==> 11-13 <==
==> flow/design.v (excerpt) <==
module alu(OPA, OPB, CIN,INP_VALID, CLK, RST, CMD, CE, MODE, COUT, OFLOW, RES, G, E, L, ERR);
    input ['d8-1:0] OPA, OPB;
    input CLK, RST, CE, MODE, CIN;
    input [1:0] INP_VALID;
    input ['d4-1:0] CMD;
    output reg ['d16-1:0] RES;
    output reg COUT;
    output reg OFLOW;
    output reg G;
    output reg E;
    output reg L;
    output reg ERR;
    reg ['d16-1:0] RES_next;
    reg COUT_next, OFLOW_next, G_next, E_next, L_next, ERR_next;
    reg ['d16-1:0] res_t;
    reg cout_t, oflow_t, g_t, e_t, l_t, err_t;
    always @(posedge CLK or posedge RST) begin
        if (RST) begin
            RES <= {'d16{1'b0}};
            COUT <= 1'b0;
            OFLOW <= 1'b0;
            G <= 1'b0;
            E <= 1'b0;
            L <= 1'b0;
            ERR <= 1'b0;
        end
        else begin
                RES <= RES_next;
                COUT <= COUT_next;
                OFLOW <= OFLOW_next;
                G <= G_next;
                E <= E_next;
                L <= L_next;
                ERR <= ERR_next;
        end
    end
    always @(posedge CLK) begin
        res_t = {'d16{1'b0}};
        cout_t = 1'b0;
        oflow_t = 1'b0;
        g_t = 1'b0;
        e_t = 1'b0;
        l_t = 1'b0;
        err_t = 1'b0;
        if (CE) begin
            if (MODE) begin
                case (CMD)
                   'd0: begin
                        if (INP_VALID == 'b11) begin
                            res_t = OPA+ OPB;
                            cout_t = res_t[8]; 
                        end
                   end
                   'd1: begin
                        if (INP_VALID == 'b11) begin
                            oflow_t = (OPA < OPB);
                            res_t = OPA - OPB;
                        end
                   end
                   'd2: begin
                        if (INP_VALID == 'b11) begin
                            res_t = OPA + OPB + CIN;
                            cout_t = res_t[8];
                        end
                   end
                   'd3: begin
                        if (INP_VALID == 'b11) begin
                            oflow_t = (OPA < (OPB + CIN));
                            res_t = OPA - OPB - CIN;
  ...
Settings: LEC_CHECK=0, CAP_MARGIN=20, CORE_MARGIN=2, CORE_UTILIZATION=71, CTS_CLUSTER_SIZE=34, HOLD_SLACK_MARGIN=-0.09, PLACE_DENSITY=0.65, SETUP_SLACK_MARGIN=-0.54, SLEW_MARGIN=20; clock period 5.71 ns.
run.sh (not shown) runs the stock make flow with config.mk's settings and CLKGATE_MAP_FILE=.
==> 08-17 (differences from 11-13) <==
==> flow/config.mk (replaced) <==
export PLATFORM = sky130hd
export DESIGN_NAME = alu
export DESIGN_NICKNAME = alu
export VERILOG_FILES = /design/flow/design.v
export SDC_FILE = /design/flow/constraint.sdc
export NUM_CORES = 4
export LEC_CHECK = 0
export ABC_AREA = 1
export CAP_MARGIN = 20
export CORE_MARGIN = 2
export CORE_UTILIZATION = 72
export CTS_CLUSTER_DIAMETER = 329
export CTS_CLUSTER_SIZE = 99
export PLACE_DENSITY = 0.43
export SLEW_MARGIN = 20
==> flow/constraint.sdc (replaced) <==
create_clock -name core_clock -period 5.4 [get_ports {CLK}]
set_input_delay 1.0800 -clock core_clock [delete_from_list [all_inputs] [get_ports {CLK}]]
set_output_delay 1.0800 -clock core_clock [all_outputs]
set_load 0.01 [all_outputs]
==> qor summary <==
Result of the run: 11-13 failed layout checks; 08-17 aborted with a tool error
Last stage reached: 11-13 -; 08-17 global routing (5_1_grt)
Violated checks: 11-13 setup timing; 08-17 -
Distinct cell type count of the synthesized netlist: 11-13 94; 08-17 55
Half-perimeter wire length of the detailed placement result: 11-13 29.8 mm; 08-17 31.3 mm
Number of placed cells counting well taps: 11-13 1,603; 08-17 1,988
Initial Utilization: 11-13 0.730; 08-17 0.734
Floorplan Nets: 11-13 1,502; 08-17 1,873
Last weighted congestion value of the routability-driven placer: 11-13 1.07; 08-17 1.25
Synth Instances: 11-13 1,281; 08-17 1,652
Mean Syn Cell Area: 11-13 7.97 um2; 08-17 6.41 um2
Number of resized instances in the post-cts repair step: 11-13 34; 08-17 116
Cell Area, Synth: 11-13 10,200 um2; 08-17 10,600 um2
Die boundary width: 11-13 124 um; 08-17 125 um
Fraction of the mapped netlist area in adder cells: 11-13 0.301; 08-17 0.290
Register share after synthesis: 11-13 0.0970; 08-17 0.0936
FP Rows: 11-13 43; 08-17 44
Basic-gate share of the synthesized area counting and, or, nand and nor cells: 11-13 0.196; 08-17 0.321
Setup Slack @ Placement: 11-13 -1.15 ns; 08-17 -0.970 ns
Chip area line of the yosys report: 11-13 10,200 um2; 08-17 10,600 um2
Area share of the leading cell type in the synthesized netlist: 11-13 0.169; 08-17 0.163
Die height: 11-13 124 um; 08-17 125 um
XOR/XNOR Fraction of Synth Area: 11-13 0.0915; 08-17 0.0280

---

==> inputs of 10-18 <==
Starting RTL as in the previous note.
clock: 8.0 ns
lec_check: 0
cap_margin: 20
core_margin: 2
core_utilization: 56
cts_cluster_diameter: 392
cts_cluster_size: 99
hold_slack_margin: -0.09
setup_slack_margin: 0.74
slew_margin: 20
tns_end_percent: 15
==> 01-15 (differences from 10-18) <==
==> flow/config.mk (replaced) <==
export PLATFORM = sky130hd
export DESIGN_NAME = alu
export DESIGN_NICKNAME = alu
export VERILOG_FILES = /design/flow/design.v
export SDC_FILE = /design/flow/constraint.sdc
export NUM_CORES = 4
export LEC_CHECK = 0
export CAP_MARGIN = 20
export CORE_MARGIN = 2
export CORE_UTILIZATION = 40
export SLEW_MARGIN = 20
==> flow/constraint.sdc (replaced) <==
create_clock -name core_clock -period 7.41 [get_ports {CLK}]
set_input_delay 1.4820 -clock core_clock [delete_from_list [all_inputs] [get_ports {CLK}]]
set_output_delay 1.4820 -clock core_clock [all_outputs]
set_load 0.01 [all_outputs]
==> 12-07 (differences from 10-18) <==
==> flow/config.mk (replaced) <==
export PLATFORM = sky130hd
export DESIGN_NAME = alu
export DESIGN_NICKNAME = alu
export VERILOG_FILES = /design/flow/design.v
export SDC_FILE = /design/flow/constraint.sdc
export NUM_CORES = 4
export LEC_CHECK = 0
export ABC_AREA = 1
export CAP_MARGIN = 20
export CORE_MARGIN = 2
export CORE_UTILIZATION = 64
export CTS_CLUSTER_SIZE = 99
export SLEW_MARGIN = 20
==> flow/constraint.sdc (replaced) <==
create_clock -name core_clock -period 5.4 [get_ports {CLK}]
set_input_delay 1.0800 -clock core_clock [delete_from_list [all_inputs] [get_ports {CLK}]]
set_output_delay 1.0800 -clock core_clock [all_outputs]
set_load 0.01 [all_outputs]
==> results.tsv <==
stage	metric	value	unit
critical_path	CP max stage cell	clkdlybuf4s50_1	
detailed_routing	number of DRC markers in iteration 0	1198	
power_and_ir_drop	Clk pwr share	0.122	
place	post-placement cell area	11000	sq um
place	HPWL Detailed	28.8	mm
layout	clock network area share	0.0158	
critical_path	Worst Path Buf+Inv	4	
critical_path	Max stage delay on crit path	560	ps
power_and_ir_drop	power per cell area	170	nW/um^2
critical_path	critical path depth	20	
grt	grt met3 use	0.0836	
run_status	status	complete, no violations	
-- figures above: 10-18

==> results.tsv <==
stage	metric	value	unit
clock_network	cts hold-fix bufs	0	
run_status	Blocking Checks	negative setup slack	
clock_network	TritonCTS Buffers	5	
power_and_ir_drop	Seq pwr share	0.086	
timing	final setup fails	7	
critical_path	Max stage delay on crit path	570	ps
timing	final setup margin	-364	ps
power_and_ir_drop	combinational power	3200	uW
grt	grt met3 use	0.141	
detailed_routing	met2 WL	20.1	mm
critical_path	critical path depth	23	
run_status	status	failed layout checks	
place	GP Congestion	1.08	
power_and_ir_drop	power per cell area	297	nW/um^2
detailed_routing	number of DRC markers in iteration 0	2483	
clock_network	clk buf depth	2	
power_and_ir_drop	Clk pwr share	0.093	
grt	global-route wire length before repair	66.8	mm
layout	Top class by area	multi-input combinational cells	
critical_path	CP max stage cell	fa_1	
place	HPWL Detailed	34.0	mm
-- figures above: 12-07

==> results.tsv <==
stage	metric	value	unit
critical_path	critical path depth	20	
critical_path	Max stage delay on crit path	540	ps
power_and_ir_drop	power per cell area	186	nW/um^2
critical_path	Worst Path Buf+Inv	4	
grt	grt met3 use	0.0321	
detailed_routing	Routed WL	37.0	mm
layout	clock network area share	0.0187	
critical_path	CP max stage cell	fa_1	
place	HPWL Detailed	29.9	mm
hold_path	hold depth	0	
power_and_ir_drop	Clk pwr share	0.146	
run_status	status	complete, no violations	
place	post-placement cell area	11300	sq um
critical_path	RR Endpoint	RES[5]	
-- figures above: 01-15

Power is estimated from default activity; no workload was simulated.
